==> flow/design.v (excerpt) <==
module unsigned_nonrestoring #(
    parameter int WIDTH = 32
) (
    input logic go,
    input logic[WIDTH-1:0] divisor,
    input logic[WIDTH-1:0] dividend,
    input logic clk, rst,
    output logic done,
    output logic[WIDTH-1:0] quotient,
    output logic[WIDTH-1:0] remainder,
    output logic divide_by_zero
);
clock: 3.87 ns
lec_check: 0
abc_area: 1
cap_margin: 20
core_margin: 2
core_utilization: 72
cts_cluster_diameter: 233
cts_cluster_size: 98
place_density_lb_addon: 0.08
setup_slack_margin: 1.15
slew_margin: 20
run.sh (not shown) runs the stock make flow with config.mk's settings and CLKGATE_MAP_FILE=.
The baseline ended with an error in global routing (5_1_grt) with DPL-0038.
Then changed:
ABC_AREA = not set   (was 1)
CORE_UTILIZATION = 68   (was 72)
CTS_CLUSTER_DIAMETER = not set   (was 233)
CTS_CLUSTER_SIZE = 36   (was 98)
PLACE_DENSITY_LB_ADDON = not set   (was 0.08)
SETUP_SLACK_MARGIN = not set   (was 1.15)
clock period = 5.12 ns   (was 3.87 ns; I/O delays follow)
=> The new run finished but failed the layout checks on negative setup slack. Synthesized cell count came out lower by 34%. Synthesized area decreases by 8.1%. Die area fell by 2.6%.
Then changed:
CORE_UTILIZATION = 40   (was 68)
CTS_CLUSTER_SIZE = not set   (was 36)
clock period = 6.0 ns   (was 5.12 ns; I/O delays follow)
Result:
- With this change the flow produced a clean layout
- worst hold slack got worse by 0.0067 ns
- count of clock-buffer cells in the layout is higher by 9
- final cell count climbs by 3.9%
- setup slack gains 0.65 ns
Then changed:
CAP_MARGIN = 35   (was 20)
CORE_UTILIZATION = 71   (was 40)
CTS_CLUSTER_SIZE = 80   (was not set)
PLACE_DENSITY = 0.79   (was not set)
clock period = 5.18 ns   (was 6.0 ns; I/O delays follow)
Result: The new run aborted during global routing (5_1_grt); synthesized area stays the same; die size is lower by 43%; synthesized cell count does not change.

* * *

== exp/onyx ==
The RTL this note starts from:
==> flow/design.v <==
module unsigned_nonrestoring #(
    parameter int WIDTH = 32
) (
    input logic go,
    input logic[WIDTH-1:0] divisor,
    input logic[WIDTH-1:0] dividend,
    input logic clk, rst,
    output logic done,
    output logic[WIDTH-1:0] quotient,
    output logic[WIDTH-1:0] remainder,
    output logic divide_by_zero
);
typedef enum logic [1:0] {
    WAIT,
    COMPUTE,
    DONE
} state_t;
state_t next_state, state_R;
logic[WIDTH-1:0] Q_R, next_Q, quotient_R, next_quotient, remainder_R, next_remainder;
logic[WIDTH:0] A_R, next_A, B_R, next_B, B_twos_comp_R, next_B_twos_comp;
logic[$clog2(WIDTH):0] Count_R, next_Count;
logic done_R, next_done;
logic divide_by_zero_R, next_divide_by_zero;
assign done = done_R;
assign divide_by_zero = divide_by_zero_R;
assign quotient = quotient_R;
assign remainder = remainder_R;
always_ff @(posedge clk or posedge rst) begin
    if(rst) begin
        state_R <= WAIT;
        Q_R <= '0;
        A_R <= '0;
        B_R <= '0;
        B_twos_comp_R <= '0;
        Count_R <= '0;
        quotient_R <= '0;
        remainder_R <= '0;
        done_R <= 1'b0;
        divide_by_zero_R <= 1'b0;
    end
    else begin
        state_R <= next_state;
        Q_R <= next_Q;
        A_R <= next_A;
        B_R <= next_B;
        B_twos_comp_R <= next_B_twos_comp;
        Count_R <= next_Count;
        quotient_R <= next_quotient;
        remainder_R <= next_remainder;
        done_R <= next_done;
        divide_by_zero_R <= next_divide_by_zero;
    end
end 
logic[WIDTH:0] A_temp;
always_comb begin
    logic[WIDTH:0] one;
    one = 1;
    A_temp = '0;
    next_Q = Q_R;
    next_A = A_R;
    next_B = B_R;
    next_B_twos_comp = B_twos_comp_R;
    next_Count = Count_R;
    next_remainder = remainder_R;
    next_quotient = quotient_R;
    next_state = state_R;
    next_divide_by_zero = divide_by_zero_R;
    next_done = done_R;
    case(state_R)
        WAIT: begin
            if (go) begin
                if(divisor == 0) begin
                    next_state = DONE;
                    next_done = 1'b1;
                    next_divide_by_zero = 1'b1;
                end
                else begin
                    next_A = '0;
                    next_B = {1'b0,divisor};
                    next_B_twos_comp = ~next_B + one;
                    next_Q = dividend;
                    next_Count = WIDTH;
                    next_state = COMPUTE;
                end
            end
        end
        COMPUTE: begin
            if(A_R[WIDTH]) begin
                A_temp = {A_R[WIDTH-1:0], Q_R[WIDTH-1]};
                next_A = A_temp + B_R;
            end else begin
                A_temp = {A_R[WIDTH-1:0], Q_R[WIDTH-1]};
                next_A = A_temp + B_twos_comp_R;
            end
            next_Q = {Q_R[WIDTH-2:0],~next_A[WIDTH]};
            next_Count = Count_R - 1;
            if(next_Count == 0) begin 
                next_state = DONE;
                if(next_A[WIDTH]) next_remainder = next_A[WIDTH-1:0] + B_R;
                else next_remainder = next_A[WIDTH-1:0];
                next_quotient = next_Q[WIDTH-1:0];
                next_done = 1;
            end
        end
        DONE: begin
            next_done = 0;
            next_divide_by_zero = 1'b0;
            next_state = WAIT;
        end
    endcase
end
endmodule
Settings: LEC_CHECK=0, CAP_MARGIN=35, CORE_MARGIN=2, CORE_UTILIZATION=68, SLEW_MARGIN=20; clock period 5.18 ns.
exp/onyx: complete, dirty (setup timing)
Inputs modified between exp/onyx and exp/xenon:
- CORE_UTILIZATION: 68 -> 38
- CAP_MARGIN: 35 -> 20
- the clock period (ns, I/O delays scaled along): 5.18 -> 6.33
[summary]
- exp/xenon finished end to end and its layout was clean on timing, DRC and antenna.
- Global-route usage over all layers, exp/xenon and exp/onyx: smaller value in exp/xenon
- Across both runs, routed wire length was lower for exp/xenon than for exp/onyx.
- Relative to exp/onyx, fmax decreased by 9.9% in exp/xenon.
- Changes observed in exp/xenon relative to exp/onyx: pre-CTS setup slack climbed 0.80 ns.
--- input diff exp/xenon..exp/fjord ---
- putting CTS_CLUSTER_SIZE at 95 where nothing was set
- swapping 38 for 67 in CORE_UTILIZATION
- putting CTS_CLUSTER_DIAMETER at 353 where nothing was set
- putting TNS_END_PERCENT at 10 where nothing was set
- swapping 6.33 for 4.21 in the clock period (ns, I/O delays scaled along)
exp/fjord did not finish; the tool stopped in global routing with error GRT-0232. exp/fjord: post-cts sizing count higher than exp/xenon. Placed instance area in exp/fjord is about 11% above exp/xenon. Width of the chip went down by more than 10% going from exp/xenon to exp/fjord. Register bit count reported by yosys: exp/fjord vs exp/xenon identical. The final reports for exp/fjord and exp/xenon show number of buffers added by the clock tree synthesis step lower in the former. On CTS sink count, exp/fjord and exp/xenon are basically level. | area of the chip | exp/fjord vs exp/xenon | better |. Cell row count (exp/xenon / exp/fjord): 1.3. On floorplan-stage core utilization: between exp/fjord and exp/xenon, it ends up lower for exp/xenon. exp/fjord vs exp/xenon: number of instances in the placed design up in exp/fjord. Re area of the placeable core: exp/fjord is 44% down on exp/xenon.
The following lists how exp/sierra was set up differently from exp/fjord:
- swapping 67 for 70 in CORE_UTILIZATION
- putting HOLD_SLACK_MARGIN at -0.09 where nothing was set
- swapping 95 for 40 in CTS_CLUSTER_SIZE
- clearing CTS_CLUSTER_DIAMETER, which used to be 353
- clearing TNS_END_PERCENT, which used to be 10
- swapping 4.21 for 3.3 in the clock period (ns, I/O delays scaled along)
==> comparison <==
- Across exp/sierra and exp/fjord, no clean finish was achieved.
- The flow ended early for exp/sierra: it failed with a tool error in clock tree synthesis.
- exp/fjord failed in global routing with GRT-0232.
- Diff exp/fjord -> exp/sierra | half-perimeter wire length of the detailed placement result | up by more than 10%
- Mux share of post-synthesis cell area came out exactly the same in exp/sierra and exp/fjord.
- Looking at exp/sierra and exp/fjord, the count of buffers inserted at the top-level ports is a wash.
- The floorplan utilization in exp/sierra sits 3.1 points above the value recorded for exp/fjord.
- Horizontal die dimension ends up higher on exp/fjord.
- From exp/fjord to exp/sierra the numbers moved as follows: post-place setup slack now sits lower; die size went down by about 4%; synthesized area per cell flat; synthesized netlist cell count ~0 delta.
> inputs changed (exp/sierra -> exp/lagoon)
- a change of CORE_UTILIZATION from 70 to 66
- a deleted HOLD_SLACK_MARGIN that had been -0.09
- a change of the clock period (ns, I/O delays scaled along) from 3.3 to 4.65
==> comparison <==
- Layout checks on exp/lagoon: not met. Flow itself completed; violations: setup timing.
- Re number of enable flip-flop cells: no difference whatsoever between exp/sierra and exp/lagoon.
- Summary of exp/lagoon over exp/sierra: final weighted congestion of routability-driven global placement shrank by about 2.2%, area after detailed placement shows a reduction of 960 sq um.
- Per the comparison of exp/lagoon with exp/sierra, height of the die went up by 2.9%, async set or reset register ratio after synthesis was more or less identical.
- Between exp/sierra and exp/lagoon, the core utilization before placement is lower for exp/lagoon.
- Re synthesized cell count: no difference whatsoever between exp/lagoon and exp/sierra.
- Re die area: exp/lagoon is 5.9% up on exp/sierra.
- Average instance area after synthesis: exp/sierra vs exp/lagoon identical
- Worst slack at placement in exp/lagoon vs exp/sierra: up 1.52 ns
- Compared with exp/sierra, exp/lagoon improves placed wire-length estimate after detailed placement.
--- input diff exp/lagoon..exp/tundra ---
- an added ABC_AREA of 1
- an added PLACE_DENSITY of 0.79
- a change of CORE_UTILIZATION from 66 to 72
- a change of CTS_CLUSTER_SIZE from 40 to 70
- a change of the clock period (ns, I/O delays scaled along) from 4.65 to 4.63
Results
exp/tundra finished all stages; the layout is clean.
Lower adder-cell area share of the yosys netlist among exp/lagoon and exp/tundra: exp/tundra
Relative to exp/lagoon, exp/tundra improves worst setup slack.
Of exp/lagoon and exp/tundra, the higher met3 wirelength from detailed routing belongs to exp/lagoon.
Number of standard cells in the final layout excluding fillers (exp/tundra / exp/lagoon): 1.2
First-iteration DRC count: exp/tundra < exp/lagoon
Sort exp/lagoon and exp/tundra by count of buffer and inverter cells on the critical path, ascending, and exp/tundra comes first.
Sequential share of layout area in exp/tundra vs exp/lagoon: up 3.5 points
Compared with exp/lagoon, exp/tundra shows a lower path length in cells of the critical path.
Going from exp/lagoon to exp/tundra, relative area change from synthesis to final layout now smaller.
